==> 12-23 <==
==> flow/design.v <==
module alu(rs1,rs2,alu_control,funct3,funct7,zero,alu_out);
input [31:0] rs1;
input [31:0] rs2;
input [3:0] alu_control;
input [2:0] funct3;
input [6:0] funct7;
output reg zero;             
output reg[31:0] alu_out;
always @(*)begin
	alu_out=0;
	zero=0;
	case(alu_control)
		4'b0000:begin 
			case(funct3)
				0:begin
					if(funct7==7'b0000000)begin 
						alu_out=rs1+rs2;
					end
					else begin 
						alu_out=rs1-rs2;
					end
				end
				1:begin
					alu_out=rs1<<rs2[4:0];
				end
				2:begin
					alu_out=($signed(rs1) < $signed(rs2))?1:0;
				end
				3:begin
					alu_out=(rs1<rs2)?1:0;
				end
				4:begin
					alu_out=rs1^rs2;
				end
				5:begin
					if(funct7==7'b0000000)begin
						alu_out=rs1>>rs2[4:0];
					end
					else begin
						alu_out=$signed(rs1)>>>rs2[4:0];
					end
				end
				6:begin
					alu_out=rs1|rs2;
				end
				default:begin
					alu_out=rs1&rs2;
				end
			endcase
		end
		4'b0001:begin 
			alu_out=rs1+rs2;
		end
		4'b0010:begin 
			case(funct3)
				0:begin
					alu_out=rs1+rs2;
				end
				1:begin
					alu_out=rs1<<rs2[4:0];
				end
				2:begin
					alu_out=($signed(rs1)<$signed(rs2))?1:0;
				end
				3:begin
					alu_out=(rs1<rs2)?1:0;
				end
				4:begin
					alu_out=rs1^rs2;
				end
				5:begin
					if(rs2[11:5]==7'b0000000)begin
						alu_out=rs1>>rs2[4:0];
					end
					else begin
						alu_out=$signed(rs1)>>>rs2[4:0];
					end
				end
				6:begin
					alu_out=rs1|rs2;
				end
				default:begin
					alu_out=rs1&rs2;
				end
			endcase
		end
		4'b0011:begin 
			alu_out=rs1+rs2;
		end
		4'b0100:begin 
			case(funct3)
				0:zero=(rs1==rs2);
				1:zero=(rs1!=rs2);
				4:zero=($signed(rs1)<$signed(rs2));
				5:zero=($signed(rs1)>=$signed(rs2));
				6:zero=(rs1<rs2);
				7:zero=(rs1>=rs2);
				default:zero=0;
			endcase
		end
		4'b0101:begin 
			alu_out=rs2;
		end
		4'b0110:begin 
			alu_out=rs1+rs2;
		end
		default:begin
			alu_out=0;
			zero=0;
		end
	endcase
end
endmodule
module decoder(instr_out,control_signal);
input [31:0] instr_out;
output reg [13:0] control_signal;
always @(*) begin
case (instr_out[6:0])
	7'b0110011:begin 
		control_signal=14'b0000_1100_00_0001;
		end
	7'b0000011:begin 
		control_signal=14'b0001_1110_00_1000;
		end
	7'b0010011:begin 
		control_signal=14'b0010_1100_00_1001;
		end
	7'b0100011:begin 
		control_signal=14'b0011_0101_00_1000;
		end
	7'b1100011:begin 
		control_signal=14'b0100_0100_11_0000;
		end
	7'b0110111:begin 
		control_signal=14'b0101_1111_00_1111;
		end
	7'b1100111:begin 
		control_signal=14'b0110_1011_10_1011;
		end
	7'b0010111:begin 
		control_signal=14'b0111_1100_00_0111;
		end
	7'b1101111:begin 
		control_signal=14'b1000_1000_01_0011;
		end
	default:
		control_signal=14'b0000_0000_00_0000;
endcase
end
endmodule
module immgen(instr,imm);
input [31:0] instr;
output reg [31:0]imm;
always@(*)begin
	case(instr[6:0])
		7'b0000011,7'b0010011,7'b1100111:begin           
			if(instr[31]==1)begin 
				imm={{20{1'b1}},instr[31:20]};
			end
			else begin
				imm={{20{1'b0}},instr[31:20]};
			end
		end
		7'b0100011:begin 
			if(instr[31]==1)begin
				imm = {{20{1'b1}} , instr[31:25] , instr[11:7]};
			end
			else begin
				imm = {{20{1'b0}} , instr[31:25] , instr[11:7]};
			end
		end
		7'b1100011:begin  
			if(instr[31]==1)begin
				imm = {{19{1'b1}} , instr[31] , instr[7] , instr[30:25] , instr[11:8],1'b0};
			end
			else begin
				imm = {{19{1'b0}} , instr[31] , instr[7] , instr[30:25] , instr[11:8],1'b0};
			end
		end
		7'b0010111,7'b0110111:begin 
			imm={instr[31:12],{12{1'b0}}};
		end
		7'b1101111:begin 
			if(instr[31]==1)begin
				imm = {{11{1'b1}} , instr[31] , instr[19:12] , instr[20] , instr[30:21] , 1'b0};
			end
			else begin
				imm = {{11{1'b0}} , instr[31] , instr[19:12] , instr[20] , instr[30:21] , 1'b0};
			end
		end
		default:begin
			imm=0;
		end
	endcase
end
endmodule
module regfile(clk,rs1_addr,rs2_addr,rd_addr,reg_wrt,rd_data,rs1_data,rs2_data);
input clk;
input [4:0] rs1_addr;
input [4:0] rs2_addr;
input [4:0] rd_addr;
input reg_wrt;
input [31:0] rd_data;
output reg[31:0] rs1_data;
output reg[31:0] rs2_data;
reg [31:0] r [1:31];
always@(posedge clk) begin
	rs1_data <= (rs1_addr == 5'd0) ? 32'd0 : r[rs1_addr];
	rs2_data <= (rs2_addr == 5'd0) ? 32'd0 : r[rs2_addr];
	if(reg_wrt && rd_addr != 5'd0)
		r[rd_addr] <= rd_data;
end
endmodule
module CPU(
    input             clk,
    input             rst,
    input      [31:0] data_out,
    input      [31:0] instr_out,
    output reg        instr_read,
    output reg        data_read,
    output reg [31:0] instr_addr,
    output reg [31:0] data_addr,
    output reg [3:0]  data_write,
    output reg [31:0] data_in
);
localparam S_IF  = 2'd0;
localparam S_ID  = 2'd1;
localparam S_EX  = 2'd2;
localparam S_MEM = 2'd3;
reg  [1:0]  state;
reg  [31:0] pc;
reg  [31:0] ir;
reg  [1:0]  ld_off;
wire [13:0] signal;
wire [31:0] rs1_data;
wire [31:0] rs2_data;
wire [31:0] imm;
wire [31:0] src2;
wire        zero;
wire [31:0] alu_out;
wire [31:0] pc_plus_imm;
wire [31:0] pc_plus4;
reg  [31:0] rd_data;
reg         reg_wrt;
reg  [31:0] next_pc;
reg  [31:0] ld_data;
wire [6:0] opcode = ir[6:0];
wire [2:0] funct3 = ir[14:12];
wire is_load   = (opcode == 7'b0000011);
wire is_store  = (opcode == 7'b0100011);
wire is_branch = (opcode == 7'b1100011);
wire is_jal    = (opcode == 7'b1101111);
wire is_jalr   = (opcode == 7'b1100111);
wire is_auipc  = (opcode == 7'b0010111);
decoder decoder(
.instr_out(ir),
.control_signal(signal)
);
regfile regfile(
.clk(clk),
.rs1_addr(instr_out[19:15]),
.rs2_addr(instr_out[24:20]),
.rd_addr(ir[11:7]),
.reg_wrt(reg_wrt),
.rd_data(rd_data),
.rs1_data(rs1_data),
.rs2_data(rs2_data)
);
immgen immgen(
.instr(ir),
.imm(imm)
);
assign pc_plus4    = pc + 32'd4;
assign pc_plus_imm = pc + imm;
assign src2 = signal[3] ? imm : rs2_data;
alu alu(
.rs1(rs1_data),
.rs2(src2),
.alu_control(signal[13:10]),
.funct3(funct3),
.funct7(ir[31:25]),
.zero(zero),
.alu_out(alu_out)
);
always @(*) begin
	case (funct3)
		3'b000: begin
			case (ld_off)
				2'd0: ld_data = {{24{data_out[7]}},  data_out[7:0]};
				2'd1: ld_data = {{24{data_out[15]}}, data_out[15:8]};
				2'd2: ld_data = {{24{data_out[23]}}, data_out[23:16]};
				default: ld_data = {{24{data_out[31]}}, data_out[31:24]};
			endcase
		end
		3'b001: ld_data = ld_off[1] ? {{16{data_out[31]}}, data_out[31:16]}
		                            : {{16{data_out[15]}}, data_out[15:0]};
		3'b100: begin
			case (ld_off)
				2'd0: ld_data = {24'd0, data_out[7:0]};
				2'd1: ld_data = {24'd0, data_out[15:8]};
				2'd2: ld_data = {24'd0, data_out[23:16]};
				default: ld_data = {24'd0, data_out[31:24]};
			endcase
		end
		3'b101: ld_data = ld_off[1] ? {16'd0, data_out[31:16]} : {16'd0, data_out[15:0]};
		default: ld_data = data_out;
	endcase
end
always @(*) begin
	if ((is_branch && zero) || is_jal)
		next_pc = pc_plus_imm;
	else if (is_jalr)
		next_pc = {alu_out[31:1], 1'b0};
	else
		next_pc = pc_plus4;
end
always @(*) begin
	reg_wrt = 1'b0;
	rd_data = alu_out;
	if (state == S_MEM) begin
		reg_wrt = 1'b1;
		rd_data = ld_data;
	end else if (state == S_EX && !is_load) begin
		reg_wrt = signal[9];
		if (is_jal || is_jalr)
			rd_data = pc_plus4;
		else if (is_auipc)
			rd_data = pc_plus_imm;
	end
end
always @(*) begin
	instr_read = (state == S_IF);
	instr_addr = pc;
	data_addr  = alu_out;
	data_read  = (state == S_EX) && is_load;
	data_write = 4'b0000;
	data_in    = rs2_data;
	if (state == S_EX && is_store) begin
		case (funct3)
			3'b000: begin
				data_write = 4'b0001 << alu_out[1:0];
				data_in    = {4{rs2_data[7:0]}};
			end
			3'b001: begin
				data_write = alu_out[1] ? 4'b1100 : 4'b0011;
				data_in    = {2{rs2_data[15:0]}};
			end
			default: data_write = 4'b1111;
		endcase
	end
end
always @(posedge clk) begin
	if (rst) begin
		state <= S_IF;
		pc    <= 32'd0;
	end else begin
		case (state)
			S_IF: state <= S_ID;
			S_ID: begin
				ir    <= instr_out;
				state <= S_EX;
			end
			S_EX: begin
				ld_off <= alu_out[1:0];
				if (is_load) begin
					state <= S_MEM;
				end else begin
					pc    <= next_pc;
					state <= S_IF;
				end
			end
			default: begin
				pc    <= pc_plus4;
				state <= S_IF;
			end
		endcase
	end
end
endmodule
==> flow/run.sh <==
#!/bin/bash
# the make line also repeats each setting of config.mk as NAME=value (left out here)
make -C /OpenROAD-flow-scripts/flow DESIGN_CONFIG=/design/flow/config.mk WORK_HOME=/design/flow/orfs CLKGATE_MAP_FILE= finish
==> flow/config.mk <==
export PLATFORM = sky130hd
export DESIGN_NAME = CPU
export DESIGN_NICKNAME = CPU
export VERILOG_FILES = /design/flow/design.v
export SDC_FILE = /design/flow/constraint.sdc
export NUM_CORES = 4
export LEC_CHECK = 0
export CAP_MARGIN = 20
export CELL_PAD_IN_SITES_GLOBAL_PLACEMENT = 2
export CORE_MARGIN = 2
export CORE_UTILIZATION = 38
export CTS_CLUSTER_SIZE = 19
export PLACE_DENSITY_LB_ADDON = 0.11
export SETUP_SLACK_MARGIN = 3.34
export SLEW_MARGIN = 20
==> flow/constraint.sdc <==
create_clock -name core_clock -period 13.9 [get_ports {clk}]
set_input_delay 2.7800 -clock core_clock [delete_from_list [all_inputs] [get_ports {clk}]]
set_output_delay 2.7800 -clock core_clock [all_outputs]
set_load 0.01 [all_outputs]
==> 07-22: changes against 12-23 <==
- CELL_PAD_IN_SITES_GLOBAL_PLACEMENT: 2 -> unset
- CORE_UTILIZATION: 38 -> 58
- CTS_CLUSTER_SIZE: 19 -> 41
- MAX_ROUTING_LAYER: unset -> met4
- PLACE_DENSITY_LB_ADDON: 0.11 -> unset
- SETUP_SLACK_MARGIN: 3.34 -> unset
==> flow/constraint.sdc (replaced) <==
create_clock -name core_clock -period 6.44 [get_ports {clk}]
set_input_delay 1.2880 -clock core_clock [delete_from_list [all_inputs] [get_ports {clk}]]
set_output_delay 1.2880 -clock core_clock [all_outputs]
set_load 0.01 [all_outputs]
==> 01-20: changes against 12-23 <==
- CELL_PAD_IN_SITES_GLOBAL_PLACEMENT: 2 -> unset
- CORE_UTILIZATION: 38 -> 45
- CTS_CLUSTER_SIZE: 19 -> unset
- PLACE_DENSITY_LB_ADDON: 0.11 -> 0.25
- SETUP_SLACK_MARGIN: 3.34 -> unset
- SLEW_MARGIN: 20 -> 35
==> flow/constraint.sdc (replaced) <==
create_clock -name core_clock -period 15.0 [get_ports {clk}]
set_input_delay 3.0000 -clock core_clock [delete_from_list [all_inputs] [get_ports {clk}]]
set_output_delay 3.0000 -clock core_clock [all_outputs]
set_load 0.01 [all_outputs]
==> 01-03: changes against 12-23 <==
- CELL_PAD_IN_SITES_GLOBAL_PLACEMENT: 2 -> unset
- CORE_UTILIZATION: 38 -> 45
- CTS_CLUSTER_SIZE: 19 -> unset
- PLACE_DENSITY_LB_ADDON: 0.11 -> unset
- SETUP_SLACK_MARGIN: 3.34 -> unset
==> flow/constraint.sdc (replaced) <==
create_clock -name core_clock -period 11.5 [get_ports {clk}]
set_input_delay 2.3000 -clock core_clock [delete_from_list [all_inputs] [get_ports {clk}]]
set_output_delay 2.3000 -clock core_clock [all_outputs]
set_load 0.01 [all_outputs]
==> summary of the runs <==
07-22 aborted during global routing. 01-20 completed with no timing, DRC or antenna violations. 12-23 finished with timing, DRC and antenna clean. 01-03 completed with no timing, DRC or antenna violations. Of 12-23 and 01-03, 12-23 has the higher non-clock buffer count (gap 51). The highest register-to-register slack belongs to 01-20, the lowest to 01-03. Hold slack, lowest first: 01-03, 01-20, 12-23. Against 12-23, the die area of 01-03 is smaller by about 15%. Area after synthesis is the same in 12-23 and 07-22. The highest combinational power belongs to 01-03, the lowest to 01-20.
Power and IR drop assume default switching activity.
